[flow/config.mk]
export PLATFORM = sky130hd
export DESIGN_NAME = sort_pipe
export DESIGN_NICKNAME = sort_pipe
export VERILOG_FILES = /design/flow/design.v
export SDC_FILE = /design/flow/constraint.sdc
export NUM_CORES = 4
export LEC_CHECK = 0
export ABC_AREA = 1
export CAP_MARGIN = 20
export CORE_MARGIN = 2
export CORE_UTILIZATION = 69
export CTS_CLUSTER_DIAMETER = 375
export CTS_CLUSTER_SIZE = 97
export PLACE_DENSITY = 0.42
export SLEW_MARGIN = 20
[flow/constraint.sdc]
create_clock -name core_clock -period 1.41 [get_ports {clk}]
set_input_delay 0.2820 -clock core_clock [delete_from_list [all_inputs] [get_ports {clk}]]
set_output_delay 0.2820 -clock core_clock [all_outputs]
set_load 0.01 [all_outputs]
[flow/design.v]
module sort_pipe #(
parameter DATA_WIDTH='d8
)(
input 				          clk,
input 				          rst_n,
input 					      client_val,
input [(8*DATA_WIDTH)-1:0]    client_data,
output reg                    client_rdy,
input 				          sort_rdy,
output reg                    sort_val,
output reg [8*DATA_WIDTH-1:0]   sort_data
);
reg [DATA_WIDTH-1 : 0] D0;
reg [DATA_WIDTH-1 : 0] D1;
reg [DATA_WIDTH-1 : 0] D2;
reg [DATA_WIDTH-1 : 0] D3;
reg [DATA_WIDTH-1 : 0] D4;
reg [DATA_WIDTH-1 : 0] D5;
reg [DATA_WIDTH-1 : 0] D6;
reg [DATA_WIDTH-1 : 0] D7;
reg [DATA_WIDTH-1:0] P0_C0_MAX;
reg [DATA_WIDTH-1:0] P0_C0_MIN;
reg [DATA_WIDTH-1:0] P0_C1_MIN;
reg [DATA_WIDTH-1:0] P0_C1_MAX;
reg [DATA_WIDTH-1:0] P0_C2_MAX;
reg [DATA_WIDTH-1:0] P0_C2_MIN;
reg [DATA_WIDTH-1:0] P0_C3_MIN;
reg [DATA_WIDTH-1:0] P0_C3_MAX;
reg [DATA_WIDTH-1:0] P1_C0_MAX;
reg [DATA_WIDTH-1:0] P1_C0_MIN;
reg [DATA_WIDTH-1:0] P1_C1_MIN;
reg [DATA_WIDTH-1:0] P1_C1_MAX;
reg [DATA_WIDTH-1:0] P1_C2_MAX;
reg [DATA_WIDTH-1:0] P1_C2_MIN;
reg [DATA_WIDTH-1:0] P1_C3_MIN;
reg [DATA_WIDTH-1:0] P1_C3_MAX;
reg [DATA_WIDTH-1:0] P2_C0_MIN;
reg [DATA_WIDTH-1:0] P2_C0_MAX;
reg [DATA_WIDTH-1:0] P2_C1_MIN;
reg [DATA_WIDTH-1:0] P2_C1_MAX;
reg [DATA_WIDTH-1:0] P3_C0_MIN;
reg [DATA_WIDTH-1:0] P3_C0_MAX;
reg [DATA_WIDTH-1:0] P3_C1_MIN;
reg [DATA_WIDTH-1:0] P3_C1_MAX;
reg [DATA_WIDTH-1:0] P3_C2_MIN;
reg [DATA_WIDTH-1:0] P3_C2_MAX;
reg [DATA_WIDTH-1:0] P3_C3_MIN;
reg [DATA_WIDTH-1:0] P3_C3_MAX;
reg [DATA_WIDTH-1:0] P4_C0_MIN;
reg [DATA_WIDTH-1:0] P4_C0_MAX;
reg [DATA_WIDTH-1:0] P4_C1_MAX;
reg [DATA_WIDTH-1:0] P4_C1_MIN;
reg [DATA_WIDTH-1:0] P4_C2_MIN;
reg [DATA_WIDTH-1:0] P4_C2_MAX;
reg [DATA_WIDTH-1:0] P4_C3_MAX;
reg [DATA_WIDTH-1:0] P4_C3_MIN;
reg [DATA_WIDTH-1:0] P5_C0_MIN;
reg [DATA_WIDTH-1:0] P5_C0_MAX;
reg [DATA_WIDTH-1:0] P5_C1_MAX;
reg [DATA_WIDTH-1:0] P5_C1_MIN;
reg [DATA_WIDTH-1:0] P5_C2_MIN;
reg [DATA_WIDTH-1:0] P5_C2_MAX;
reg [DATA_WIDTH-1:0] P5_C3_MAX;
reg [DATA_WIDTH-1:0] P5_C3_MIN;
reg [DATA_WIDTH-1:0] P2_C0_MIN_D;
reg [DATA_WIDTH-1:0] P2_C2_MIN_D;
reg [DATA_WIDTH-1:0] P2_C1_MAX_D;
reg [DATA_WIDTH-1:0] P2_C3_MAX_D;
reg [DATA_WIDTH-1:0] P4_C0_MIN_D;
reg [DATA_WIDTH-1:0] P4_C0_MAX_D;
reg [DATA_WIDTH-1:0] P4_C3_MIN_D;
reg [DATA_WIDTH-1:0] P4_C3_MAX_D;
reg [DATA_WIDTH-1:0] P5_C0_MIN_D;
reg [DATA_WIDTH-1:0] P5_C3_MAX_D;
reg [7:0] vld;
wire adv = ~vld[7] | sort_rdy;
always @(posedge clk or negedge rst_n) begin
if(~rst_n) D0 <= 'b0;
else if(adv) D0 <= client_data[DATA_WIDTH-1 : 0];
end
always @(posedge clk or negedge rst_n) begin
if(~rst_n) D1 <= 'b0;
else if(adv) D1 <=client_data[(2*DATA_WIDTH)-1 : DATA_WIDTH]; 
end
always @(posedge clk or negedge rst_n) begin
if(~rst_n) D2 <= 'b0;
else if(adv) D2 <=client_data[(3*DATA_WIDTH)-1 :(2*DATA_WIDTH)];
end 
always @(posedge clk or negedge rst_n) begin
if(~rst_n) D3 <= 'b0;
else if(adv) D3 <=client_data[(4*DATA_WIDTH)-1 :(3*DATA_WIDTH)];
end 
always @(posedge clk or negedge rst_n) begin
if(~rst_n) D4 <= 'b0;
else if(adv) D4 <=client_data[(5*DATA_WIDTH)-1 :(4*DATA_WIDTH)];
end 
always @(posedge clk or negedge rst_n) begin
if(~rst_n) D5 <= 'b0;
else if(adv) D5 <=client_data[(6*DATA_WIDTH)-1 :(5*DATA_WIDTH)];
end 
always @(posedge clk or negedge rst_n) begin
if(~rst_n) D6 <= 'b0;
else if(adv) D6 <=client_data[(7*DATA_WIDTH)-1 :(6*DATA_WIDTH)];
end 
always @(posedge clk or negedge rst_n) begin
if(~rst_n) D7 <= 'b0;
else if(adv) D7 <=client_data[(8*DATA_WIDTH)-1 :(7*DATA_WIDTH)]; 
end 
always @(posedge clk or negedge rst_n) begin
	if(~rst_n) P0_C0_MIN <= 'b0;
	else if (adv) if (D0 < D1) begin
		P0_C0_MIN <= D0;
	end
	else P0_C0_MIN <= D1;
end
always @(posedge clk or negedge rst_n) begin
	if(~rst_n) P0_C0_MAX <= 'b0;
	else if (adv) if (D0 > D1) begin
		P0_C0_MAX <= D0;
	end
	else P0_C0_MAX <= D1;
end
always @(posedge clk or negedge rst_n) begin
	if(~rst_n) P0_C1_MIN <= 'b0;
	else if (adv) if (D2 < D3) begin
		P0_C1_MIN <= D2;
	end
	else P0_C1_MIN <= D3;
end
always @(posedge clk or negedge rst_n) begin
	if(~rst_n) P0_C1_MAX <= 'b0;
	else if (adv) if (D2 > D3) begin
		P0_C1_MAX <= D2;
	end
	else P0_C1_MAX <= D3;
end
always @(posedge clk or negedge rst_n) begin
	if(~rst_n) P0_C2_MIN <= 'b0;
	else if (adv) if (D4 < D5) begin
		P0_C2_MIN <= D4;
	end
	else P0_C2_MIN <= D5;
end
always @(posedge clk or negedge rst_n) begin
	if(~rst_n) P0_C2_MAX <= 'b0;
	else if (adv) if (D4 > D5) begin
		P0_C2_MAX <= D4;
	end
	else P0_C2_MAX <= D5;
end
always @(posedge clk or negedge rst_n) begin
	if(~rst_n) P0_C3_MIN <= 'b0;
	else if (adv) if (D6 < D7) begin
		P0_C3_MIN <= D6;
	end
	else P0_C3_MIN <= D7;
end
always @(posedge clk or negedge rst_n) begin
	if(~rst_n) P0_C3_MAX <= 'b0;
	else if (adv) if (D6 > D7) begin
		P0_C3_MAX <= D6;
	end
	else P0_C3_MAX <= D7;
end
always @(posedge clk or negedge rst_n) begin
if(~rst_n) P1_C0_MIN <= 'b0;
	else if (adv) if (P0_C0_MIN < P0_C1_MIN) begin
		P1_C0_MIN <=P0_C0_MIN;
	end
	else P1_C0_MIN <= P0_C1_MIN;
end
always @(posedge clk or negedge rst_n) begin
if(~rst_n) P1_C0_MAX <= 'b0;
	else if (adv) if (P0_C0_MIN >P0_C1_MIN) begin
		P1_C0_MAX <=P0_C0_MIN;
	end
	else P1_C0_MAX <= P0_C1_MIN;
end
always @(posedge clk or negedge rst_n) begin
if(~rst_n) P1_C1_MIN <= 'b0;
	else if (adv) if (P0_C0_MAX < P0_C1_MAX) begin
		P1_C1_MIN <=P0_C0_MAX;
	end
	else P1_C1_MIN <= P0_C1_MAX;
end
always @(posedge clk or negedge rst_n) begin
if(~rst_n) P1_C1_MAX <= 'b0;
	else if (adv) if (P0_C0_MAX >P0_C1_MAX) begin
		P1_C1_MAX <=P0_C0_MAX;
	end
	else P1_C1_MAX <= P0_C1_MAX;
end
always @(posedge clk or negedge rst_n) begin
if(~rst_n) P1_C2_MIN <= 'b0;
	else if (adv) if (P0_C2_MIN < P0_C3_MIN) begin
		P1_C2_MIN <=P0_C2_MIN;
	end
	else P1_C2_MIN <= P0_C3_MIN;
end
always @(posedge clk or negedge rst_n) begin
if(~rst_n) P1_C2_MAX <= 'b0;
	else if (adv) if (P0_C2_MIN >P0_C3_MIN) begin
		P1_C2_MAX <=P0_C2_MIN;
end
	else P1_C2_MAX <= P0_C3_MIN;
end
always @(posedge clk or negedge rst_n) begin
if(~rst_n) P1_C3_MIN <= 'b0;
	else if (adv) if (P0_C2_MAX < P0_C3_MAX) begin
		P1_C3_MIN <=P0_C2_MAX;
	end
	else P1_C3_MIN <= P0_C3_MAX;
end
always @(posedge clk or negedge rst_n) begin
if(~rst_n) P1_C3_MAX <= 'b0;
	else if (adv) if (P0_C2_MAX >P0_C3_MAX) begin
		P1_C3_MAX <=P0_C2_MAX;
	end
	else P1_C3_MAX <= P0_C3_MAX;
end
always @(posedge clk or negedge rst_n) begin
if(~rst_n) P2_C0_MIN <= 'b0;
else if (adv) if(P1_C0_MAX<P1_C1_MIN)begin
       P2_C0_MIN<=P1_C0_MAX;
end
	 else P2_C0_MIN<=P1_C1_MIN;
	end
always @(posedge clk or negedge rst_n) begin  
if(~rst_n) P2_C0_MAX <= 'b0;
else if (adv) if(P1_C0_MAX>P1_C1_MIN) begin
     P2_C0_MAX<=P1_C0_MAX;
	 end
	 else P2_C0_MAX<=P1_C1_MIN;
	 end
always @(posedge clk or negedge rst_n) begin
if(~rst_n) P2_C1_MIN <= 'b0;
else if (adv) if(P1_C2_MAX<P1_C3_MIN)begin
     P2_C1_MIN<=P1_C2_MAX;
	 end
	 else P2_C1_MIN<=P1_C3_MIN;
	 end
always @(posedge clk or negedge rst_n) begin  
if(~rst_n) P2_C1_MAX <= 'b0;
else if (adv) if(P1_C2_MAX>P1_C3_MIN)begin
     P2_C1_MAX<=P1_C2_MAX;
	 end
	 else P2_C1_MAX<=P1_C3_MIN;
	 end
always @(posedge clk or negedge rst_n) begin
if(~rst_n) P3_C0_MIN <= 'b0;
else if (adv) if(P2_C0_MIN_D<P2_C2_MIN_D)begin
     P3_C0_MIN<=P2_C0_MIN_D;
	 end
	 else P3_C0_MIN<=P2_C2_MIN_D;
end
always @(posedge clk or negedge rst_n) begin
if(~rst_n) P3_C2_MIN <= 'b0;
else if (adv) if(P2_C0_MIN_D<P2_C2_MIN_D)begin
     P3_C2_MIN<=P2_C2_MIN_D;
	 end
	 else P3_C2_MIN<=P2_C0_MIN_D;
end
always @(posedge clk or negedge rst_n) begin
if(~rst_n) P3_C0_MAX <= 'b0;
else if (adv) if(P2_C0_MIN<P2_C1_MIN)begin
     P3_C0_MAX<=P2_C0_MIN;
	 end
	 else P3_C0_MAX<=P2_C1_MIN;
	 end
always @(posedge clk or negedge rst_n) begin
if(~rst_n) P3_C2_MAX <= 'b0;
else if (adv) if(P2_C0_MIN<P2_C1_MIN)begin
     P3_C2_MAX<=P2_C1_MIN;
	 end
	 else P3_C2_MAX<=P2_C0_MIN;
 end
 always @(posedge clk or negedge rst_n) begin
 if(~rst_n)P3_C1_MIN<='b0;
 else if (adv) if(P2_C0_MAX<P2_C1_MAX)begin
  P3_C1_MIN<=P2_C0_MAX;
  end
  else P3_C1_MIN<=P2_C1_MAX;
  end
   always @(posedge clk or negedge rst_n) begin
 if(~rst_n)P3_C3_MIN<='b0;
 else if (adv) if(P2_C0_MAX<P2_C1_MAX)begin
  P3_C3_MIN<=P2_C1_MAX;
  end
  else P3_C3_MIN<=P2_C0_MAX;
  end
  always @(posedge clk or negedge rst_n) begin
 if(~rst_n)P3_C1_MAX<='b0;
 else if (adv) if(P2_C1_MAX_D<P2_C3_MAX_D)begin
  P3_C1_MAX<=P2_C1_MAX_D;
  end
  else P3_C1_MAX<=P2_C3_MAX_D;
  end
   always @(posedge clk or negedge rst_n) begin
 if(~rst_n)P3_C3_MAX<='b0;
 else if (adv) if(P2_C1_MAX_D<P2_C3_MAX_D)begin
  P3_C3_MAX<=P2_C3_MAX_D;
  end
  else P3_C3_MAX<=P2_C1_MAX_D;
  end
always @(posedge clk or negedge rst_n) begin
  if(~rst_n)P4_C1_MIN<='b0;
  else if (adv) if(P3_C1_MIN>P3_C2_MIN)begin
  P4_C1_MIN<=P3_C2_MIN;
  end
  else P4_C1_MIN <=P3_C1_MIN;
  end
always @(posedge clk or negedge rst_n) begin
  if(~rst_n)P4_C2_MIN<='b0;
  else if (adv) if(P3_C1_MIN>P3_C2_MIN)begin
  P4_C2_MIN<=P3_C1_MIN;
  end
  else P4_C2_MIN <=P3_C2_MIN;
  end 
always @(posedge clk or negedge rst_n) begin
   if(~rst_n) P4_C1_MAX<='b0;
   else if (adv) if(P3_C1_MAX<P3_C2_MAX)begin
   P4_C1_MAX<=P3_C1_MAX;
   end
   else  P4_C1_MAX<=P3_C2_MAX;
   end
always @(posedge clk or negedge rst_n) begin
   if(~rst_n)P4_C2_MAX<='b0;
   else if (adv) if(P3_C1_MAX<P3_C2_MAX)begin
   P4_C2_MAX<=P3_C2_MAX;
   end
   else P4_C2_MAX<=P3_C1_MAX;
   end
always @(posedge clk or negedge rst_n) begin
   if(~rst_n)P5_C0_MAX<='b0;
   else if (adv) if(P4_C0_MAX_D>P4_C1_MIN)begin
   P5_C0_MAX<=P4_C1_MIN;
   end
   else P5_C0_MAX<=P4_C0_MAX_D;
   end
always @(posedge clk or negedge rst_n) begin
   if(~rst_n)P5_C1_MIN<='b0;
   else if (adv) if(P4_C0_MAX_D>P4_C1_MIN)begin
   P5_C1_MIN<=P4_C0_MAX_D;
   end
   else  P5_C1_MIN<=P4_C1_MIN;
end
always @(posedge clk or negedge rst_n) begin
   if(~rst_n)P5_C1_MAX<='b0;
   else if (adv) if(P4_C1_MAX>P4_C2_MIN)begin
   P5_C1_MAX<=P4_C2_MIN;
   end
   else  P5_C1_MAX<=P4_C1_MAX;
end
always @(posedge clk or negedge rst_n) begin
   if(~rst_n)P5_C2_MIN<='b0;
   else if (adv) if(P4_C1_MAX>P4_C2_MIN)begin
   P5_C2_MIN<=P4_C1_MAX;
   end
   else P5_C2_MIN<=P4_C2_MIN;
   end
always @(posedge clk or negedge rst_n) begin
   if(~rst_n)P5_C2_MAX<='b0;
   else if (adv) if(P4_C2_MAX>P4_C3_MIN_D)begin
   	P5_C2_MAX<=P4_C3_MIN_D;
   end
   else  P5_C2_MAX<=P4_C2_MAX;
end
always @(posedge clk or negedge rst_n) begin
   if(~rst_n)P5_C3_MIN<='b0;
   else if (adv) if(P4_C2_MAX>P4_C3_MIN_D)begin
   P5_C3_MIN<=P4_C2_MAX;
   end
   else P5_C3_MIN<=P4_C3_MIN_D;
   end
always @(posedge clk or negedge rst_n) begin
   if(~rst_n) begin
      P2_C0_MIN_D <= 'b0; P2_C2_MIN_D <= 'b0; P2_C1_MAX_D <= 'b0; P2_C3_MAX_D <= 'b0;
      P4_C0_MIN_D <= 'b0; P4_C0_MAX_D <= 'b0; P4_C3_MIN_D <= 'b0; P4_C3_MAX_D <= 'b0;
      P5_C0_MIN_D <= 'b0; P5_C3_MAX_D <= 'b0;
   end
   else if (adv) begin
      P2_C0_MIN_D <= P1_C0_MIN; P2_C2_MIN_D <= P1_C2_MIN; P2_C1_MAX_D <= P1_C1_MAX; P2_C3_MAX_D <= P1_C3_MAX;
      P4_C0_MIN_D <= P3_C0_MIN; P4_C0_MAX_D <= P3_C0_MAX; P4_C3_MIN_D <= P3_C3_MIN; P4_C3_MAX_D <= P3_C3_MAX;
      P5_C0_MIN_D <= P4_C0_MIN_D; P5_C3_MAX_D <= P4_C3_MAX_D;
   end
end
always @(posedge clk or negedge rst_n) begin
   if(~rst_n) vld <= 'b0;
   else if (adv) vld <= {vld[6:0], client_val};
end
always @(posedge clk or negedge rst_n) begin
   if(~rst_n) sort_data <= 64'b0;
   else if (adv)
     sort_data <= {P5_C0_MIN_D,P5_C0_MAX,P5_C1_MIN,P5_C1_MAX,P5_C2_MIN,P5_C2_MAX,P5_C3_MIN,P5_C3_MAX_D};
end
always @(*) begin
   sort_val   = vld[7];
   client_rdy = adv;
end
endmodule
[flow/run.sh]
#!/bin/bash
# the make line also repeats each setting of config.mk as NAME=value (left out here)
make -C /OpenROAD-flow-scripts/flow DESIGN_CONFIG=/design/flow/config.mk WORK_HOME=/design/flow/orfs CLKGATE_MAP_FILE= finish
==> results of run 1 <==
## timing repair
action / 4_1_cts
endpoints found under the hold margin: 487
cloned: 27
buffers inserted: 107
hold buffers: 1
pin swaps: 176
gates resized: 766
endpoints found under the setup margin: 498
## through the flow
| step | hold WS, ps | total power [mW] | TNS [ps] | instances |
|---|---|---|---|---|
| after CTS | 12.9 | 109 | -92400 | 4667 |
| after global placement | 117 | 84.7 | -139200 | 4522 |
| after detailed placement | 118 | 88.5 | -164090 | 4522 |
| after floorplan | -13.6 | 66.2 | -18490 | 3556 |
==> impl_metrics.tcl, run 1 <==
# metrics dict for downstream scripts
set metrics [dict create \
    status "aborted with a tool error" \
    haltStage "global routing" \
    error "[ERROR DPL-0038] Utilization greater than 100%, impossible to legalize" \
    ys_cells 3556 \
    yosys_most_used_dff "dfrtp_1" \
    synth_flops 520 \
    simple_gate_share_pct 32.5 \
    yosys-top-cells-count "nand2_1, dfrtp_1, nand3_1" \
    largest_area_cell "dfrtp_1" \
    mux_share_pct 0 \
    adder_share_pct 6.65 \
    postSynthSeqShare_pct 47.0 \
    synth_nets 3771 \
    cts_htree_levels 1 \
    synth_area_per_cell_um2 7.78 \
    synth-edff-count 0 \
    place_congestion 0.958 \
    synth.area.top_cells "dfrtp_1, nand2_1, nand3_1" \
    die_x_um 204 \
    initial_core_util_pct 69.8 \
    cts.sinks 520 \
    die_y_um 204 \
    post_dp_cell_area_um2 33700 \
    die-area_um2 41700 \
    detailed_place_hpwl_mm 55.5 \
    ys_area_um2 27700 \
    root_buffer "clkbuf_16" \
    design.core.area_um2 39600 \
    port_buffers 133 \
    netlist_area_um2 27700 \
    synth_warnings 1 \
    num_rows 73 \
    clock_path_buffers 3 \
    async_reset_ff_share_pct 100 \
    synth_top_cell_by_count "nand2_1" \
    synthCells 3556 \
    top_cell_area_share_pct 47.0 \
    ios 134 \
    dp_slack_ps -457 \
    ys_sh_xor_pct 0 \
    numCtsBuffers 9 \
    synth_cell_types 26 \
    topCombFamilyByArea "simple AND/OR/NAND/NOR gates" \
    synthAoiAreaFrac_pct 5.13 \
]
==> run 2: changes to the inputs <==
ABC_AREA = default   (was 1)
CELL_PAD_IN_SITES_DETAIL_PLACEMENT = 2   (was default)
CORE_ASPECT_RATIO = 1.06   (was default)
CORE_MARGIN = 8   (was 2)
CORE_UTILIZATION = 41   (was 69)
CTS_CLUSTER_DIAMETER = default   (was 375)
CTS_CLUSTER_SIZE = 84   (was 97)
GPL_TIMING_DRIVEN = 1   (was default)
HOLD_SLACK_MARGIN = -0.07   (was default)
MAX_ROUTING_LAYER = met4   (was default)
MIN_ROUTING_LAYER = met1   (was default)
PLACE_DENSITY = default   (was 0.42)
PLACE_DENSITY_LB_ADDON = 0.16   (was default)
TNS_END_PERCENT = 90   (was default)
==> run 2 against run 1 <==
Synthesized cell count is 9.4% lower. Synthesized area grew 2.1%. Die area up 86%. The flow stops in clock tree synthesis.
==> impl_metrics.tcl, run 2 <==
# metrics dict for downstream scripts
set metrics [dict create \
    status "aborted with a tool error" \
    haltStage "clock tree synthesis" \
    error "[ERROR DPL-0033] detailed placement checks failed during check placement." \
    die_y_um 286 \
    num_rows 99 \
    synthCells 3221 \
    async_reset_ff_share_pct 100 \
    topCombFamilyByArea "simple AND/OR/NAND/NOR gates" \
    synthAoiAreaFrac_pct 18.6 \
    detailed_place_hpwl_mm 108 \
    synth_warnings 1 \
    design.core.area_um2 68500 \
    ys_sh_xor_pct 0 \
    place_congestion 0.935 \
    netlist_area_um2 28200 \
    synth_nets 3436 \
    simple_gate_share_pct 23.4 \
    ys_area_um2 28200 \
    postSynthSeqShare_pct 46.1 \
    die_x_um 271 \
    dp.cells 4668 \
    synth-edff-count 0 \
    synth_cell_types 38 \
    ys_cells 3221 \
    largest_area_cell "dfrtp_1" \
    ios 134 \
    yosys_most_used_dff "dfrtp_1" \
    top_cell_area_share_pct 46.1 \
    port_buffers 133 \
    adder_share_pct 6.51 \
    synth_top_cell_by_count "nand2_1" \
    synth_flops 520 \
    yosys-top-cells-count "nand2_1, dfrtp_1, nand3_1" \
    synth_area_per_cell_um2 8.77 \
    mux_share_pct 0 \
    initial_core_util_pct 41.2 \
    synth.area.top_cells "dfrtp_1, nand2_1, ha_1" \
    die-area_um2 77500 \
]
run 2: per-stage QoR:
stage | utilization (%) | setup WS, ps | hold slack [ps] | area (um2)
detailed placement | 52.4 | -984 | 144 | 35900
floorplan | - | -299 | -13.6 | 29400
global placement | 52.4 | -656 | 160 | 35900
==> run 3: changes to the inputs <==
CELL_PAD_IN_SITES_DETAIL_PLACEMENT = 0   (was 2)
CELL_PAD_IN_SITES_GLOBAL_PLACEMENT = 0   (was default)
CORE_ASPECT_RATIO = 1.28   (was 1.06)
CORE_MARGIN = 2   (was 8)
CORE_UTILIZATION = 72   (was 41)
CTS_CLUSTER_DIAMETER = 96   (was default)
CTS_CLUSTER_SIZE = default   (was 84)
GPL_ROUTABILITY_DRIVEN = 1   (was default)
GPL_TIMING_DRIVEN = default   (was 1)
HOLD_SLACK_MARGIN = default   (was -0.07)
MAX_ROUTING_LAYER = met5   (was met4)
PLACE_DENSITY_LB_ADDON = 0.26   (was 0.16)
SETUP_SLACK_MARGIN = -0.13   (was default)
TNS_END_PERCENT = default   (was 90)
clock period = 1.6 ns   (was 1.41 ns; I/O delays follow)
==> run 3 against run 2 <==
The flow again stops in clock tree synthesis. Synthesized cell count unchanged. Die area decreased by 47%. Synthesized area unchanged.
==> impl_metrics.tcl, run 3 <==
# metrics dict for downstream scripts
set metrics [dict create \
    status "aborted with a tool error" \
    haltStage "clock tree synthesis" \
    error "[ERROR DPL-0038] Utilization greater than 100%, impossible to legalize" \
    initial_core_util_pct 72.6 \
    synth_warnings 1 \
    largest_area_cell "dfrtp_1" \
    ios 134 \
    ys_cells 3221 \
    synth-edff-count 0 \
    postSynthSeqShare_pct 46.1 \
    synth_flops 520 \
    netlist_area_um2 28200 \
    synth_top_cell_by_count "nand2_1" \
    synth_cell_types 38 \
    async_reset_ff_share_pct 100 \
    yosys-top-cells-count "nand2_1, dfrtp_1, nand3_1" \
    synth.area.top_cells "dfrtp_1, nand2_1, ha_1" \
    synthAoiAreaFrac_pct 18.6 \
    ys_sh_xor_pct 0 \
    place_congestion 1.15 \
    die_x_um 179 \
    synthCells 3221 \
    dp_slack_ps -549 \
    dp.cells 4212 \
    port_buffers 133 \
    ys_area_um2 28200 \
    topCombFamilyByArea "simple AND/OR/NAND/NOR gates" \
    die-area_um2 40800 \
    num_rows 82 \
    yosys_most_used_dff "dfrtp_1" \
    detailed_place_hpwl_mm 67.8 \
    die_y_um 228 \
    synth_nets 3436 \
    post_dp_cell_area_um2 33800 \
    top_cell_area_share_pct 46.1 \
    simple_gate_share_pct 23.4 \
    mux_share_pct 0 \
    synth_area_per_cell_um2 8.77 \
    design.core.area_um2 38900 \
    adder_share_pct 6.51 \
]
==> run 4: changes to the inputs <==
CTS_CLUSTER_DIAMETER = 94   (was 96)
SETUP_SLACK_MARGIN = -0.15   (was -0.13)
clock period = 1.92 ns   (was 1.6 ns; I/O delays follow)
==> run 4 against run 3 <==
Synthesized cell count unchanged. Synthesized area unchanged. The layout now fails its checks (setup timing). Die area unchanged.
==> impl_metrics.tcl, run 4 <==
# yosys + openroad results
set metrics [dict create \
    post-route-min-period_ps 2540 \
    clock_path_buffers 3 \
    drt-initial-drc-count 5044 \
    drc 0 \
    antenna_found_initial 6 \
    p_comb_share_pct 58.7 \
    synthCells 3221 \
    crit_path_start_kind "flop" \
    cts_htree_levels 2 \
    grt_start_max_net_pins 78 \
    dp.cells 4005 \
    path_buffers 1 \
    simple_gate_share_pct 23.4 \
    area_growth_pct 22.7 \
    setup_ws_ps -616 \
    vias 29600 \
    critPathRequiredTime_ps 2330 \
    die-area_um2 40800 \
    async_reset_ff_share_pct 100 \
    yosys-top-cells-count "nand2_1, dfrtp_1, nand3_1" \
    timing.rr.start "P0_C2_MAX[1]$_DFFE_PN0P_" \
    totalPowerFinal_mw 76.4 \
    grt_pass1_vias 28200 \
    worstSetupStartpoint "P0_C2_MAX[1]$_DFFE_PN0P_" \
    dp_slack_ps -321 \
    internal_power_mw 40.2 \
    finalCritPeriodShare_pct 132 \
    synth_flops 520 \
    viasPerCell 7.17 \
    cp_slowest_cell "o211ai_1" \
    root_buffer "clkbuf_16" \
    finClkSkew_ps 30.8 \
    fillCellCount 1805 \
    rsz0062_at_grt "true" \
    cts_tree "built" \
    netSwitchingFraction_pct 47.4 \
    power_frac_clock_pct 14.2 \
    slew_headroom_pct 37.9 \
    max_stage_delay_ps 740 \
    pg_seq_mw 20.7 \
    drt-total-wl_mm 102 \
    finalNonFillerCells 4125 \
    grt-ovfl-total 0 \
    cpLargestDelayFamily "AND-OR/OR-AND gates" \
    netlist_area_um2 28200 \
    place_congestion 1.10 \
    topCombFamilyByArea "simple AND/OR/NAND/NOR gates" \
    critical_path_cell_count 7 \
    crit_end "P1_C3_MIN[4]$_DFFE_PN0P_" \
    power_leader "combinational logic" \
    ys_area_um2 28200 \
    peakVddDrop_v 0.00175 \
    die_y_um 228 \
    largest_area_cell "dfrtp_1" \
    worstMarginPinSlew_ps 927 \
    maxCapViolations 0 \
    antenna_left 0 \
    synthAoiAreaFrac_pct 18.6 \
    reg2reg_slack_ps -620 \
    adder_share_pct 6.51 \
    mux_share_pct 0 \
    crit_arrival_ps 2950 \
    power_switching_mw 36.3 \
    die_x_um 179 \
    critical_path.most_common_cell "o211ai_1" \
    status "failed layout checks" \
    hold_viol 0 \
    tns_ps -23320 \
    grt_pass1_wl_mm 150 \
    finalSetupViolCount 220 \
    initial_core_util_pct 72.6 \
    warning_count 27 \
    synth_warnings 1 \
    ys_sh_xor_pct 0 \
    power_leakage_nw 16.0 \
    grt_usage_pct 47.0 \
    numCtsBuffers 50 \
    num_rows 82 \
    r2r_end "P1_C3_MIN[4]$_DFFE_PN0P_" \
    synth.area.top_cells "dfrtp_1, nand2_1, ha_1" \
    detailed_place_hpwl_mm 63.2 \
    cp_max_fo 5 \
    hold_path_class "primary input to asynchronous set/reset pin" \
    worstSetupPathType "flop to flop" \
    port_buffers 133 \
    worst_setup_path_end_kind "flop" \
    path_cells "ha_4 -> nor2b_4 -> o211ai_4 -> a21oi_4 -> buf_4 -> o211ai_1 -> o211ai_1" \
    so.violations "setup timing" \
    p_clk_mw 10.8 \
    synth_nets 3436 \
    ios 134 \
    postSynthSeqShare_pct 46.1 \
    yosys_most_used_dff "dfrtp_1" \
    synth_top_cell_by_count "nand2_1" \
    reg2reg_depth 7 \
    synth-edff-count 0 \
    seqPwrFrac_pct 27.1 \
    power_density_nw_per_um2 2210 \
    top_cell_area_share_pct 46.1 \
    routedWlPerCell_um 24.6 \
    comb_power_mw 44.9 \
    fmax_mhz 394 \
    cts.sinks 520 \
    ys_cells 3221 \
    firstDrtPassIters 8 \
    design.core.area_um2 38900 \
    drv_slew 0 \
    path_clk_slew_ps 70 \
    synth_area_per_cell_um2 8.77 \
    nets 3797 \
    synth_cell_types 38 \
    clk_latency_ps 620 \
]
run 4: timing repair:
action | CTS | global route
gates cloned | 0 | 6
gates resized | 8 | 107
buffers inserted | 0 | 22
hold endpoints to repair | 28 | 0
pin swaps | 1 | 33
hold buffers | 1 | 0
endpoints found under the setup margin | 71 | 214
run 4: per-layer routing:
layer	track usage (%)	part of all wire, %
met1	52.5	31
met2	76.0	46
met3	10.7	12
met4	38.7	11
met5	0	0
run 4: through the flow:
| stage | instance area (um2) | util [%] | hold slack (ps) |
|---|---|---|---|
| 6_report | 34600 | 89.1 | 283 |
| 5_1_grt | 34600 | 89.1 | 300 |
| 4_1_cts | 34000 | 87.5 | 291 |
| 3_5_place_dp | 32200 | 82.8 | 305 |
| 3_3_place_gp | 32200 | 82.8 | 302 |
| 2_1_floorplan | 28200 | - | 88.4 |
run 4: cell type report:
| class | instances | area, um2 | area share [%] |
|---|---|---|---|
| Multi-Input combinational cell | 2370 | 14200 | 41.0 |
| Sequential cell | 520 | 13000 | 37.6 |
| Timing Repair Buffer | 492 | 4480 | 12.9 |
| Clock buffer | 65 | 1430 | 4.12 |
| Tap cell | 504 | 631 | 1.82 |
| Inverter | 148 | 566 | 1.63 |
| Clock inverter | 21 | 317 | 0.914 |
| Antenna cell | 5 | 12.5 | 0.0361 |
==> run 5: changes to the inputs <==
CELL_PAD_IN_SITES_DETAIL_PLACEMENT = default   (was 0)
CELL_PAD_IN_SITES_GLOBAL_PLACEMENT = default   (was 0)
CORE_ASPECT_RATIO = default   (was 1.28)
CORE_UTILIZATION = 20   (was 72)
CTS_CLUSTER_DIAMETER = default   (was 94)
GPL_ROUTABILITY_DRIVEN = default   (was 1)
MAX_ROUTING_LAYER = default   (was met5)
MIN_ROUTING_LAYER = default   (was met1)
PLACE_DENSITY = 0.6   (was default)
PLACE_DENSITY_LB_ADDON = default   (was 0.26)
SETUP_SLACK_MARGIN = default   (was -0.15)
clock period = 3.41 ns   (was 1.92 ns; I/O delays follow)
==> run 5 against run 4 <==
Cell count rose by 26%. Register-to-register slack improved by 1700 ps. Via count down 18%. Worst hold slack got worse by 220 ps. Die area increased to 3.5 times the previous value. Global-route usage down 35 points. Cell area is 3.3% lower. Now clean on timing, DRC and antenna. Core utilization is 65 points lower. Critical path type is now primary input to output port. Clock power decreased by 39%. Setup slack gained 1200 ps. Flip-flop count is the same.
==> impl_metrics.tcl, run 5 <==
# yosys + openroad results
set metrics [dict create \
    status "finished clean" \
    maxCapViolations 0 \
    power_density_nw_per_um2 1110 \
    clock_path_buffers 3 \
    design.core.area_um2 140000 \
    detailed_place_hpwl_mm 61.4 \
    comb_power_mw 18.7 \
    power_leakage_nw 14.5 \
    async_reset_ff_share_pct 100 \
    critical_path.most_common_cell "clkdlybuf4s50_1" \
    synthAoiAreaFrac_pct 18.6 \
    power_leader "combinational logic" \
    synth.area.top_cells "dfrtp_1, nand2_1, ha_1" \
    top_cell_area_share_pct 46.1 \
    worstSetupPathType "primary input to output port" \
    path_cells "clkdlybuf4s50_1 -> nor2b_4 -> inv_8 -> clkdlybuf4s50_1" \
    largest_area_cell "dfrtp_1" \
    register_area_um2 13000 \
    postSynthSeqShare_pct 46.1 \
    ios 134 \
    hold_path_class "primary input to asynchronous set/reset pin" \
    area_growth_pct 18.7 \
    cpLargestDelayFamily "buffers and inverters" \
    critical_path_cell_count 4 \
    crit_path_start_kind "primary input" \
    mux_share_pct 0 \
    die-area_um2 144000 \
    peakVddDrop_v 0.000572 \
    path_buffers 3 \
    tns_ps 0 \
    topCombFamilyByArea "simple AND/OR/NAND/NOR gates" \
    slew_headroom_pct 31.7 \
    worst_setup_path_end_kind "output port" \
    warning_count 30 \
    synthCells 3221 \
    diodes 0 \
    antenna_found_initial 1 \
    critPathRequiredTime_ps 2730 \
    netlist_area_um2 28200 \
    fmax_mhz 356 \
    layout.area.comb_um2 13700 \
    adder_share_pct 6.51 \
    nets 3496 \
    power_switching_mw 17.2 \
    r2r_end "P3_C2_MIN[5]$_DFFE_PN0P_" \
    postCtsSetupBuffers 0 \
    firstDrtPassIters 6 \
    ys_area_um2 28200 \
    cp_max_fo 33 \
    num_rows 137 \
    timing.rr.start "P2_C2_MIN_D[5]$_DFFE_PN0P_" \
    fillCellCount 15300 \
    post_dp_cell_area_um2 31600 \
    fin_area_um2 33500 \
    finalCritPeriodShare_pct 82.4 \
    synth_warnings 1 \
    viasPerCell 4.66 \
    die_y_um 380 \
    grt_pass1_wl_mm 137 \
    vias 24300 \
    drt-total-wl_mm 86.3 \
    initial_core_util_pct 20.2 \
    worstSetupStartpoint "sort_rdy" \
    power_frac_clock_pct 17.6 \
    crit_end "client_rdy" \
    port_buffers 133 \
    finClkSkew_ps 31.2 \
    antenna_left 0 \
    synth_flops 520 \
    p_comb_share_pct 50.1 \
    synth-edff-count 0 \
    synth_cell_types 38 \
    drc 0 \
    p_clk_mw 6.56 \
    cts_tree "built" \
    synth_top_cell_by_count "nand2_1" \
    yosys_most_used_dff "dfrtp_1" \
    crit_arrival_ps 2130 \
    numCtsBuffers 56 \
    post-route-min-period_ps 2810 \
    internal_power_mw 20.0 \
    die_x_um 380 \
    seqPwrFrac_pct 32.3 \
    grt_pass1_vias 23200 \
    cts_htree_levels 2 \
    routedWlPerCell_um 16.6 \
    netSwitchingFraction_pct 46.3 \
    simple_gate_share_pct 23.4 \
    worstMarginPinSlew_ps 1020 \
    ys_cells 3221 \
    cts.sinks 520 \
    place_congestion 0.851 \
    ys_sh_xor_pct 0 \
    synth_nets 3436 \
    finalSetupViolCount 0 \
    cp_slowest_cell "clkdlybuf4s50_1" \
    hold_viol 0 \
    reg2reg_slack_ps 1080 \
    root_buffer "clkbuf_16" \
    pg_seq_mw 12.0 \
    reg2reg_depth 8 \
    clk_latency_ps 640 \
    grt_start_max_net_pins 198 \
    path_clk_slew_ps 70 \
    grt_usage_pct 11.6 \
    max_stage_delay_ps 520 \
    drt-initial-drc-count 2321 \
    drv_slew 0 \
    cts_resized 0 \
    rsz0062_at_grt "false" \
    grt-ovfl-total 0 \
    synth_area_per_cell_um2 8.77 \
    yosys-top-cells-count "nand2_1, dfrtp_1, nand3_1" \
    postCtsHoldBufs 0 \
]
-- run 5: layer usage --
layer	up-vias	wire, um	global-route usage, %
li1	11600	-	-
met1	11700	40300	16.7
met2	819	38300	17.9
met3	127	5340	1.77
met4	2	2390	3.47
met5	-	13	0
-- run 5: area by class of cell --
type | instances | share of cell area (%)
inverter | 148 | 1.68
clock inverter | 26 | 1.03
tap | 1876 | 7.00
clock buffer | 77 | 4.80
multi-input combinational | 2365 | 40.9
sequential | 520 | 38.8
timing repair buffer | 190 | 5.75
-- run 5: metrics by stage --
stage               setup slack, ps  util [%]  cells  hold WS, ps  power, mW
floorplan                      1350         -   3221          386       25.0
global placement                543      22.6   5099          453       30.1
detailed placement              485      22.6   5099          452       30.7
CTS                             593      24.0   5202         48.2       37.4
global route                    538      24.0   5202         99.7       40.3
finish                          600      24.0   5202         61.5       37.2
==> run 6: changes to the inputs <==
CORE_UTILIZATION = 72   (was 20)
CTS_CLUSTER_DIAMETER = 374   (was default)
CTS_CLUSTER_SIZE = 93   (was default)
clock period = 1.57 ns   (was 3.41 ns; I/O delays follow)
==> run 6 against run 5 <==
The flow now stops in clock tree synthesis. Synthesized cell count unchanged. Die area decreased by 72%. Synthesized area unchanged.
==> impl_metrics.tcl, run 6 <==
# metrics dict for downstream scripts
set metrics [dict create \
    port_buffers 133 \
    post_dp_cell_area_um2 35300 \
    die-area_um2 40800 \
    dp.cells 4256 \
    largest_area_cell "dfrtp_1" \
    design.core.area_um2 38600 \
    die_y_um 202 \
    error "[ERROR DPL-0038] Utilization greater than 100%, impossible to legalize" \
    synth_cell_types 38 \
    initial_core_util_pct 73.1 \
    ys_sh_xor_pct 0 \
    synthAoiAreaFrac_pct 18.6 \
    mux_share_pct 0 \
    synth.area.top_cells "dfrtp_1, nand2_1, ha_1" \
    synth-edff-count 0 \
    yosys_most_used_dff "dfrtp_1" \
    postSynthSeqShare_pct 46.1 \
    simple_gate_share_pct 23.4 \
    num_rows 72 \
    ys_cells 3221 \
    synth_area_per_cell_um2 8.77 \
    synth_nets 3436 \
    yosys-top-cells-count "nand2_1, dfrtp_1, nand3_1" \
    haltStage "clock tree synthesis" \
    detailed_place_hpwl_mm 69.3 \
    top_cell_area_share_pct 46.1 \
    synthCells 3221 \
    die_x_um 202 \
    place_congestion 1.04 \
    netlist_area_um2 28200 \
    status "aborted with a tool error" \
    async_reset_ff_share_pct 100 \
    topCombFamilyByArea "simple AND/OR/NAND/NOR gates" \
    ys_area_um2 28200 \
    ios 134 \
    adder_share_pct 6.51 \
    synth_top_cell_by_count "nand2_1" \
    dp_slack_ps -531 \
    synth_warnings 1 \
    synth_flops 520 \
]
==> run 7: changes to the inputs <==
CORE_UTILIZATION = 40   (was 72)
CTS_CLUSTER_DIAMETER = default   (was 374)
CTS_CLUSTER_SIZE = default   (was 93)
SETUP_SLACK_MARGIN = 0.45   (was default)
clock period = 2.5 ns   (was 1.57 ns; I/O delays follow)
==> run 7 against run 6 <==
The run now finishes clean. Synthesized cell count did not move. Synthesized area did not move. Die area rose by 78%.
==> impl_metrics.tcl, run 7 <==
# yosys + openroad results
set metrics [dict create \
    crit_arrival_ps 2550 \
    top_cell_area_share_pct 46.1 \
    warning_count 32 \
    ys_area_um2 28200 \
    routedWlPerCell_um 18.4 \
    slew_headroom_pct 56.1 \
    min_to "D0[1]$_DFFE_PN0P_" \
    grt_pass1_vias 22600 \
    ys_cells 3221 \
    detailed_place_hpwl_mm 56.2 \
    synthAoiAreaFrac_pct 18.6 \
    worstSetupPathType "flop to flop" \
    die_y_um 270 \
    numCtsBuffers 56 \
    synth_cell_types 38 \
    finalSetupViolCount 0 \
    hold_path_class "primary input to flop" \
    drv_slew 0 \
    pg_seq_mw 16.3 \
    grt-ovfl-total 0 \
    cts_tree "built" \
    postSynthSeqShare_pct 46.1 \
    utilization_pct 48.2 \
    worstSetupStartpoint "P1_C2_MAX[1]$_DFFE_PN0P_" \
    status "finished clean" \
    crit_path_start_kind "flop" \
    cp_slowest_cell "dfrtp_2" \
    nets 3572 \
    initial_core_util_pct 40.3 \
    cp_max_fo 7 \
    finClkSkew_ps 10.5 \
    maxCapViolations 0 \
    netlist_area_um2 28200 \
    adder_share_pct 6.51 \
    critPathRequiredTime_ps 2970 \
    vias 24100 \
    yosys_most_used_dff "dfrtp_1" \
    synth_nets 3436 \
    power_leader "combinational logic" \
    path_buffers 1 \
    synthCells 3221 \
    finalCritPeriodShare_pct 83.0 \
    path_cells "ha_4 -> nor2b_4 -> o211ai_1 -> a21oi_1 -> buf_4 -> o211ai_1 -> o211ai_1" \
    viasPerCell 5.55 \
    comb_power_mw 27.8 \
    drt-initial-drc-count 2350 \
    rsz0062_at_grt "true" \
    internal_power_mw 28.6 \
    max_stage_delay_ps 450 \
    seqPwrFrac_pct 31.1 \
    mux_share_pct 0 \
    holdCritStartpoint "client_data[1]" \
    die_x_um 270 \
    p_clk_mw 8.53 \
    worst_setup_path_end_kind "flop" \
    clk_latency_ps 620 \
    port_buffers 133 \
    synth.area.top_cells "dfrtp_1, nand2_1, ha_1" \
    power_density_nw_per_um2 1560 \
    reg2reg_slack_ps 420 \
    netSwitchingFraction_pct 45.6 \
    firstDrtPassIters 6 \
    timing.rr.start "P1_C2_MAX[1]$_DFFE_PN0P_" \
    place_congestion 0.897 \
    holdPathStages 3 \
    antenna_found_initial 0 \
    topCombFamilyByArea "simple AND/OR/NAND/NOR gates" \
    ios 134 \
    reg2reg_depth 7 \
    p_comb_share_pct 52.7 \
    critical_path.most_common_cell "o211ai_1" \
    tns_ps 0 \
    grt_pass1_wl_mm 128 \
    peakVddDrop_v 0.000654 \
    cts.sinks 520 \
    crit_end "P2_C1_MIN[1]$_DFFE_PN0P_" \
    fillCellCount 6789 \
    power_leakage_nw 15.2 \
    num_rows 97 \
    cts_htree_levels 2 \
    die-area_um2 72800 \
    ys_sh_xor_pct 0 \
    diodes 0 \
    power_frac_clock_pct 16.2 \
    r2r_end "P2_C1_MIN[1]$_DFFE_PN0P_" \
    fmax_mhz 482 \
    path_clk_slew_ps 60 \
    power_switching_mw 24.0 \
    synth_top_cell_by_count "nand2_1" \
    yosys-top-cells-count "nand2_1, dfrtp_1, nand3_1" \
    simple_gate_share_pct 23.4 \
    largest_area_cell "dfrtp_1" \
    design.core.area_um2 70000 \
    synth_area_per_cell_um2 8.77 \
    antenna_left 0 \
    area_growth_pct 19.4 \
    drc 0 \
    synth_flops 520 \
    root_buffer "clkbuf_16" \
    clock_path_buffers 3 \
    async_reset_ff_share_pct 100 \
    hold_viol 0 \
    synth-edff-count 0 \
    post-route-min-period_ps 2080 \
    critical_path_cell_count 7 \
    grt_usage_pct 21.5 \
    synth_warnings 1 \
    drt-total-wl_mm 80.0 \
    cpLargestDelayFamily "AND-OR/OR-AND gates" \
    worstMarginPinSlew_ps 657 \
    grt_start_max_net_pins 131 \
]
-- run 7: what timing repair did --
item	in CTS	in global routing
hold buffers	1	0
gates cloned	0	3
buffers inserted	8	36
setup endpoints to repair	69	262
resized	22	158
pin swaps	4	39
hold endpoints to repair	40	0
-- run 7: through the flow --
stage / cells / area (um2) / power [mW] / setup WS, ps / hold slack (ps)
4_1_cts: 4299 / 32800 / 50.7 / 304 / 377
6_report: 4338 / 33700 / 52.6 / 424 / 403
5_1_grt: 4338 / 33700 / 56.9 / 309 / 409
2_1_floorplan: 3221 / 28200 / 34.2 / 780 / 204
3_5_place_dp: 4191 / 30800 / 41.9 / 125 / 449
3_3_place_gp: 4190 / 30800 / 41.3 / 118 / 442
-- run 7: layout make-up --
type                       count  area (um2)  area share [%]
multi-input combinational   2368       14300            42.5
sequential                   520       13000            38.6
timing repair buffer         263        2760            8.19
clock buffer                  79        1610            4.77
tap                          940        1180            3.49
inverter                     148         563            1.67
clock inverter                20         258           0.764
-- run 7: layer usage --
layer | vias up | wire length (um) | track usage, %
met1 | 11600 | 36200 | 30.0
met2 | 648 | 38000 | 35.1
met4 | 0 | 2420 | 6.75
li1 | 11700 | - | -
met5 | - | 0 | 0
met3 | 127 | 3330 | 2.40
==> run 8: changes to the inputs <==
CORE_UTILIZATION = 66   (was 40)
SETUP_SLACK_MARGIN = -0.13   (was 0.45)
clock period = 1.74 ns   (was 2.5 ns; I/O delays follow)
==> run 8 against run 7 <==
The run now fails in global routing. Synthesized area unchanged. Synthesized cell count unchanged. Die area down 39%.
==> impl_metrics.tcl, run 8 <==
# metrics dict for downstream scripts
set metrics [dict create \
    status "aborted with a tool error" \
    haltStage "global routing" \
    synth.area.top_cells "dfrtp_1, nand2_1, ha_1" \
    top_cell_area_share_pct 46.1 \
    mux_share_pct 0 \
    synth_nets 3436 \
    die-area_um2 44500 \
    yosys-top-cells-count "nand2_1, dfrtp_1, nand3_1" \
    synth_top_cell_by_count "nand2_1" \
    synth_area_per_cell_um2 8.77 \
    design.core.area_um2 42100 \
    num_rows 75 \
    largest_area_cell "dfrtp_1" \
    topCombFamilyByArea "simple AND/OR/NAND/NOR gates" \
    dp_slack_ps -333 \
    clock_path_buffers 3 \
    synth_flops 520 \
    synth_warnings 1 \
    async_reset_ff_share_pct 100 \
    yosys_most_used_dff "dfrtp_1" \
    cts.sinks 520 \
    detailed_place_hpwl_mm 62.9 \
    synthCells 3221 \
    synthAoiAreaFrac_pct 18.6 \
    synth_cell_types 38 \
    place_congestion 0.961 \
    ys_cells 3221 \
    ios 134 \
    ys_area_um2 28200 \
    synth-edff-count 0 \
    dp.cells 4189 \
    postSynthSeqShare_pct 46.1 \
    initial_core_util_pct 67.0 \
    netlist_area_um2 28200 \
    die_x_um 211 \
    simple_gate_share_pct 23.4 \
    numCtsBuffers 53 \
    die_y_um 211 \
    ys_sh_xor_pct 0 \
    port_buffers 133 \
    adder_share_pct 6.51 \
    root_buffer "clkbuf_16" \
    cts_htree_levels 2 \
]
[run 8: through the flow]
step / hold WS (ps) / util, % / instance area, um2 / total power, mW
4_1_cts: 213 / 85.8 / 36100 / 83.2
3_5_place_dp: 254 / 79.3 / 33400 / 68.1
3_3_place_gp: 253 / 79.3 / 33400 / 65.8
2_1_floorplan: 52.4 / - / 28200 / 49.1
[run 8: timing repair]
action | 4_1_cts
resized | 135
endpoints found under the hold margin | 118
cloned | 5
hold buffers | 1
pin swaps | 35
setup buffers | 27
setup endpoints to repair | 223
==> run 9: changes to the inputs <==
CELL_PAD_IN_SITES_DETAIL_PLACEMENT = 0   (was default)
CELL_PAD_IN_SITES_GLOBAL_PLACEMENT = 3   (was default)
CORE_ASPECT_RATIO = 1.28   (was default)
CORE_UTILIZATION = 68   (was 66)
CTS_CLUSTER_DIAMETER = 358   (was default)
CTS_CLUSTER_SIZE = 32   (was default)
GPL_ROUTABILITY_DRIVEN = 1   (was default)
MAX_ROUTING_LAYER = met4   (was default)
MIN_ROUTING_LAYER = met1   (was default)
PLACE_DENSITY = default   (was 0.6)
PLACE_DENSITY_LB_ADDON = 0.0   (was default)
SETUP_SLACK_MARGIN = 0.42   (was -0.13)
clock period = 1.47 ns   (was 1.74 ns; I/O delays follow)
==> run 9 against run 8 <==
The flow stops in global placement without I/O. Synthesized cell count unchanged. Die area decreased by 2.9%. Synthesized area did not move.
==> impl_metrics.tcl, run 9 <==
# metrics dict for downstream scripts
set metrics [dict create \
    status "aborted with a tool error" \
    haltStage "global placement without I/O" \
    error "[ERROR FLW-0024] Place density exceeds 1.0 (current PLACE_DENSITY_LB_ADDON =  0.0). Please check if the value of  PLACE_DENSITY_LB_ADDON is between 0 and 0.99." \
    ys_area_um2 28200 \
    synthCells 3221 \
    postSynthSeqShare_pct 46.1 \
    adder_share_pct 6.51 \
    synth_warnings 1 \
    synth_top_cell_by_count "nand2_1" \
    synth_flops 520 \
    synthAoiAreaFrac_pct 18.6 \
    yosys-top-cells-count "nand2_1, dfrtp_1, nand3_1" \
    simple_gate_share_pct 23.4 \
    top_cell_area_share_pct 46.1 \
    async_reset_ff_share_pct 100 \
    synth.area.top_cells "dfrtp_1, nand2_1, ha_1" \
    topCombFamilyByArea "simple AND/OR/NAND/NOR gates" \
    synth_area_per_cell_um2 8.77 \
    num_rows 84 \
    mux_share_pct 0 \
    die_x_um 184 \
    ys_cells 3221 \
    synth-edff-count 0 \
    synth_nets 3436 \
    initial_core_util_pct 68.9 \
    yosys_most_used_dff "dfrtp_1" \
    largest_area_cell "dfrtp_1" \
    synth_cell_types 38 \
    die_y_um 235 \
    ys_sh_xor_pct 0 \
    design.core.area_um2 41000 \
    die-area_um2 43200 \
    netlist_area_um2 28200 \
]
==> run 10: changes to the inputs <==
ABC_AREA = 1   (was default)
CELL_PAD_IN_SITES_DETAIL_PLACEMENT = default   (was 0)
CELL_PAD_IN_SITES_GLOBAL_PLACEMENT = default   (was 3)
CORE_ASPECT_RATIO = default   (was 1.28)
CORE_UTILIZATION = 72   (was 68)
CTS_CLUSTER_DIAMETER = 374   (was 358)
CTS_CLUSTER_SIZE = 93   (was 32)
GPL_ROUTABILITY_DRIVEN = default   (was 1)
MAX_ROUTING_LAYER = default   (was met4)
MIN_ROUTING_LAYER = default   (was met1)
PLACE_DENSITY = 0.39   (was default)
PLACE_DENSITY_LB_ADDON = default   (was 0.0)
SETUP_SLACK_MARGIN = -0.15   (was 0.42)
clock period = 1.53 ns   (was 1.47 ns; I/O delays follow)
==> run 10 against run 9 <==
The flow stops in global routing. Synthesized area shrank 2.1%. Die area shrank 7.4%. Synthesized cell count grew 10%.
==> impl_metrics.tcl, run 10 <==
# metrics dict for downstream scripts
set metrics [dict create \
    ios 134 \
    synthCells 3556 \
    synth_nets 3771 \
    dp_slack_ps -392 \
    netlist_area_um2 27700 \
    postSynthSeqShare_pct 47.0 \
    root_buffer "clkbuf_16" \
    largest_area_cell "dfrtp_1" \
    status "aborted with a tool error" \
    yosys_most_used_dff "dfrtp_1" \
    synth_top_cell_by_count "nand2_1" \
    die-area_um2 40000 \
    synth-edff-count 0 \
    topCombFamilyByArea "simple AND/OR/NAND/NOR gates" \
    ys_area_um2 27700 \
    ys_sh_xor_pct 0 \
    simple_gate_share_pct 32.5 \
    port_buffers 133 \
    adder_share_pct 6.65 \
    clock_path_buffers 3 \
    initial_core_util_pct 73.3 \
    die_y_um 200 \
    synth_warnings 1 \
    synth_flops 520 \
    place_congestion 0.989 \
    synth_area_per_cell_um2 7.78 \
    cts_htree_levels 1 \
    haltStage "global routing" \
    num_rows 71 \
    design.core.area_um2 37800 \
    yosys-top-cells-count "nand2_1, dfrtp_1, nand3_1" \
    error "[ERROR DPL-0038] Utilization greater than 100%, impossible to legalize" \
    synth_cell_types 26 \
    cts.sinks 520 \
    synth.area.top_cells "dfrtp_1, nand2_1, nand3_1" \
    ys_cells 3556 \
    post_dp_cell_area_um2 32800 \
    die_x_um 200 \
    numCtsBuffers 9 \
    async_reset_ff_share_pct 100 \
    mux_share_pct 0 \
    synthAoiAreaFrac_pct 5.13 \
    top_cell_area_share_pct 47.0 \
    detailed_place_hpwl_mm 56.0 \
]
run 10: timing repair:
action | in CTS
hold buffers | 1
gates resized | 479
endpoints found under the hold margin | 319
pin swaps | 163
setup buffers | 123
endpoints found under the setup margin | 319
cloned | 27
run 10: stage by stage:
| step | TNS, ps | cells |
|---|---|---|
| detailed placement | -122530 | 4514 |
| global placement | -104190 | 4514 |
| floorplan | -3570 | 3556 |
| CTS | -49970 | 4630 |
==> run 11: changes to the inputs <==
ABC_AREA = default   (was 1)
CORE_UTILIZATION = 64   (was 72)
CTS_CLUSTER_DIAMETER = default   (was 374)
CTS_CLUSTER_SIZE = default   (was 93)
PLACE_DENSITY = default   (was 0.39)
SETUP_SLACK_MARGIN = 0.63   (was -0.15)
clock period = 2.26 ns   (was 1.53 ns; I/O delays follow)
==> run 11 against run 10 <==
Synthesized cell count fell by 9.4%. Synthesized area rose by 2.1%. The flow again stops in global routing. Die area rose by 15%.
==> impl_metrics.tcl, run 11 <==
# metrics dict for downstream scripts
set metrics [dict create \
    synth_area_per_cell_um2 8.77 \
    ys_sh_xor_pct 0 \
    haltStage "global routing" \
    die_x_um 214 \
    die_y_um 214 \
    synthAoiAreaFrac_pct 18.6 \
    synth_top_cell_by_count "nand2_1" \
    cts.sinks 520 \
    largest_area_cell "dfrtp_1" \
    ys_cells 3221 \
    port_buffers 133 \
    status "aborted with a tool error" \
    ys_area_um2 28200 \
    cts_htree_levels 2 \
    synth_warnings 1 \
    die-area_um2 45800 \
    simple_gate_share_pct 23.4 \
    synth-edff-count 0 \
    numCtsBuffers 54 \
    synth_nets 3436 \
    synthCells 3221 \
    topCombFamilyByArea "simple AND/OR/NAND/NOR gates" \
    dp_slack_ps -108 \
    error "[ERROR DPL-0038] Utilization greater than 100%, impossible to legalize" \
    detailed_place_hpwl_mm 54.1 \
    mux_share_pct 0 \
    async_reset_ff_share_pct 100 \
    yosys_most_used_dff "dfrtp_1" \
    synth.area.top_cells "dfrtp_1, nand2_1, ha_1" \
    yosys-top-cells-count "nand2_1, dfrtp_1, nand3_1" \
    design.core.area_um2 43400 \
    top_cell_area_share_pct 46.1 \
    synth_cell_types 38 \
    synth_flops 520 \
    clock_path_buffers 3 \
    post_dp_cell_area_um2 30900 \
    ios 134 \
    root_buffer "clkbuf_16" \
    postSynthSeqShare_pct 46.1 \
    adder_share_pct 6.51 \
    netlist_area_um2 28200 \
    num_rows 76 \
    initial_core_util_pct 65.1 \
    place_congestion 0.929 \
]
==> run 11: per-stage QoR <==
step | total power, mW | util [%] | hold WS (ps) | cells
after floorplan | 38.9 | - | 156 | 3221
after detailed placement | 47.6 | 71.2 | 454 | 3847
after CTS | 65.3 | 84.2 | 353 | 4161
after global placement | 46.2 | 71.2 | 443 | 3846
==> run 11: timing repair <==
item	CTS
hold buffers	1
hold endpoints to repair	47
setup buffers	185
pin swaps	184
gates cloned	27
endpoints found under the setup margin	466
gates resized	459
==> run 12: changes to the inputs <==
CORE_UTILIZATION = 69   (was 64)
CTS_CLUSTER_DIAMETER = 375   (was default)
CTS_CLUSTER_SIZE = 97   (was default)
PLACE_DENSITY = 0.42   (was default)
SETUP_SLACK_MARGIN = 0.47   (was 0.63)
clock period = 2.02 ns   (was 2.26 ns; I/O delays follow)
==> run 12 against run 11 <==
The run again fails in global routing. Die area is 7.1% lower. Synthesized area stayed put. Synthesized cell count stayed put.
==> impl_metrics.tcl, run 12 <==
# metrics dict for downstream scripts
set metrics [dict create \
    status "aborted with a tool error" \
    haltStage "global routing" \
    error "[ERROR GRT-0232] Routing congestion too high. Check the congestion heatmap in the GUI." \
    postSynthSeqShare_pct 46.1 \
    simple_gate_share_pct 23.4 \
    die_x_um 206 \
    grt_usage_pct 81.8 \
    synthAoiAreaFrac_pct 18.6 \
    mux_share_pct 0 \
    numCtsBuffers 9 \
    die_y_um 206 \
    ys_area_um2 28200 \
    port_buffers 133 \
    synth_cell_types 38 \
    synthCells 3221 \
    synth_nets 3436 \
    die-area_um2 42600 \
    detailed_place_hpwl_mm 59.9 \
    cts.sinks 520 \
    synth.area.top_cells "dfrtp_1, nand2_1, ha_1" \
    adder_share_pct 6.51 \
    topCombFamilyByArea "simple AND/OR/NAND/NOR gates" \
    initial_core_util_pct 69.5 \
    netlist_area_um2 28200 \
    top_cell_area_share_pct 46.1 \
    synth_top_cell_by_count "nand2_1" \
    grt-ovfl-total 224 \
    dp_slack_ps -170 \
    synth_warnings 1 \
    clock_path_buffers 3 \
    synth-edff-count 0 \
    async_reset_ff_share_pct 100 \
    ys_sh_xor_pct 0 \
    ys_cells 3221 \
    root_buffer "clkbuf_16" \
    yosys_most_used_dff "dfrtp_1" \
    synth_area_per_cell_um2 8.77 \
    place_congestion 1.00 \
    yosys-top-cells-count "nand2_1, dfrtp_1, nand3_1" \
    cts_htree_levels 1 \
    largest_area_cell "dfrtp_1" \
    num_rows 74 \
    design.core.area_um2 40600 \
    synth_flops 520 \
    ios 134 \
]
run 12: layer usage:
layer,global-route usage (%),overflow
met5,27.1,0
met4,85.7,96
met3,65.5,9
met2,97.2,118
met1,82.4,1
run 12: metrics by stage:
stage,instance area (um2),utilization (%),cells
after global placement,32400,79.7,3931
after CTS,35100,86.3,4099
after detailed placement,32400,79.7,3931
after floorplan,29400,-,3221
run 12: repair_timing:
item,in CTS
setup buffers,140
gates cloned,17
gates resized,566
hold buffers,1
pin swaps,142
endpoints found under the setup margin,521
endpoints found under the hold margin,194
==> run 13: changes to the inputs <==
CORE_UTILIZATION = 40   (was 69)
CTS_CLUSTER_DIAMETER = default   (was 375)
CTS_CLUSTER_SIZE = default   (was 97)
PLACE_DENSITY = 0.6   (was 0.42)
SETUP_SLACK_MARGIN = default   (was 0.47)
clock period = 2.21 ns   (was 2.02 ns; I/O delays follow)
==> run 13 against run 12 <==
Now clean on timing, DRC and antenna. Synthesized cell count did not move. Synthesized area did not move. Die area rose by 71%.
==> impl_metrics.tcl, run 13 <==
# yosys + openroad results
set metrics [dict create \
    grt_start_max_net_pins 92 \
    grt_pass1_vias 23500 \
    ys_area_um2 28200 \
    synth_warnings 1 \
    top_cell_area_share_pct 46.1 \
    power_leader "combinational logic" \
    comb_power_mw 31.8 \
    fmax_mhz 476 \
    power_switching_mw 26.7 \
    maxCapViolations 0 \
    dp_slack_ps -167 \
    topCombFamilyByArea "simple AND/OR/NAND/NOR gates" \
    routedWlPerCell_um 18.4 \
    cts.sinks 520 \
    synth_area_per_cell_um2 8.77 \
    synth_cell_types 38 \
    place_congestion 0.918 \
    power_density_nw_per_um2 1770 \
    crit_end "P1_C0_MIN[7]$_DFFE_PN0P_" \
    fin_area_um2 33900 \
    cp_slowest_cell "dfrtp_1" \
    critical_path.most_common_cell "o211ai_1" \
    die_y_um 270 \
    worstSetupStartpoint "P0_C0_MIN[1]$_DFFE_PN0P_" \
    reg2reg_slack_ps 110 \
    worstMarginPinSlew_ps 802 \
    ios 134 \
    path_cells "ha_1 -> nor2b_1 -> o211ai_1 -> a21oi_1 -> o211ai_1 -> nand3_1" \
    path_buffers 0 \
    num_rows 97 \
    netlist_area_um2 28200 \
    grt_pass1_wl_mm 132 \
    power_frac_clock_pct 17.0 \
    synth_flops 520 \
    drt-total-wl_mm 81.4 \
    utilization_pct 48.5 \
    drt-initial-drc-count 2043 \
    yosys_most_used_dff "dfrtp_1" \
    detailed_place_hpwl_mm 60.0 \
    max_stage_delay_ps 440 \
    synthAoiAreaFrac_pct 18.6 \
    firstDrtPassIters 6 \
    timing.rr.start "P0_C0_MIN[1]$_DFFE_PN0P_" \
    synth-edff-count 0 \
    status "finished clean" \
    ys_cells 3221 \
    post-route-min-period_ps 2100 \
    crit_path_start_kind "flop" \
    worst_setup_path_end_kind "flop" \
    synth_top_cell_by_count "nand2_1" \
    slew_headroom_pct 46.3 \
    reg2reg_depth 6 \
    vias 24400 \
    ys_sh_xor_pct 0 \
    cp_max_fo 8 \
    cts_tree "built" \
    power_leakage_nw 15.4 \
    rsz0062_at_grt "true" \
    crit_arrival_ps 2590 \
    cts_htree_levels 2 \
    seqPwrFrac_pct 30.0 \
    fillCellCount 6819 \
    internal_power_mw 33.3 \
    root_buffer "clkbuf_16" \
    yosys-top-cells-count "nand2_1, dfrtp_1, nand3_1" \
    synth.area.top_cells "dfrtp_1, nand2_1, ha_1" \
    p_comb_share_pct 53.0 \
    numCtsBuffers 58 \
    r2r_end "P1_C0_MIN[7]$_DFFE_PN0P_" \
    mux_share_pct 0 \
    initial_core_util_pct 40.3 \
    p_clk_mw 10.2 \
    adder_share_pct 6.51 \
    critPathRequiredTime_ps 2700 \
    pg_seq_mw 18.0 \
    postSynthSeqShare_pct 46.1 \
    die-area_um2 72800 \
    layout.area.comb_um2 13800 \
    drc 0 \
    finalCritPeriodShare_pct 95.1 \
    diodes 0 \
    clock_path_buffers 3 \
    area_growth_pct 20.2 \
    clk_latency_ps 620 \
    register_area_um2 13000 \
    finalSetupViolCount 0 \
    critical_path_cell_count 6 \
    hold_viol 0 \
    grt_usage_pct 22.3 \
    die_x_um 270 \
    finClkSkew_ps 13.3 \
    tns_ps 0 \
    peakVddDrop_v 0.000711 \
    netSwitchingFraction_pct 44.5 \
    cpLargestDelayFamily "AND-OR/OR-AND gates" \
    drv_slew 0 \
    synthCells 3221 \
    worstSetupPathType "flop to flop" \
    hold_path_class "primary input to asynchronous set/reset pin" \
    largest_area_cell "dfrtp_1" \
    nets 3663 \
    post_dp_cell_area_um2 31900 \
    setup_ws_ps 109 \
    design.core.area_um2 70000 \
    warning_count 27 \
    grt-ovfl-total 0 \
    simple_gate_share_pct 23.4 \
    async_reset_ff_share_pct 100 \
    port_buffers 133 \
    viasPerCell 5.51 \
    path_clk_slew_ps 60 \
    holdWs_ps 297 \
    antenna_left 0 \
    synth_nets 3436 \
    antenna_found_initial 0 \
]
[run 13: final cells by class]
class                   instances  area share [%]
inverters                     148            1.66
well taps                     940            3.47
multi-input cells            2365            40.6
flip-flops and latches        520            38.3
clock buffers                  81            4.95
clock inverters                24           0.977
repair buffers                355            10.0
[run 13: stage by stage]
| stage | std cells | power (mW) |
|---|---|---|
| 2_1_floorplan | 3221 | 38.7 |
| 3_3_place_gp | 4327 | 49.0 |
| 3_5_place_dp | 4327 | 49.6 |
| 4_1_cts | 4433 | 60.0 |
| 5_1_grt | 4433 | 64.8 |
| 6_report | 4433 | 60.0 |
[run 13: routing by layer]
| layer | up-vias | routed length [um] | track usage [%] |
|---|---|---|---|
| li1 | 11900 | - | - |
| met1 | 11800 | 36900 | 30.8 |
| met2 | 598 | 37800 | 35.9 |
| met3 | 164 | 3140 | 2.40 |
| met4 | 0 | 3560 | 9.21 |
| met5 | - | 0 | 0 |
[run 13: timing repair]
item / 4_1_cts / 5_1_grt
hold buffers: 1 / 0
gates resized: 3 / 10
setup endpoints to repair: 1 / 19
hold endpoints to repair: 45 / 0
buffers inserted: 0 / 0
Power figures rest on the tool's default switching activity, not on a simulated workload.
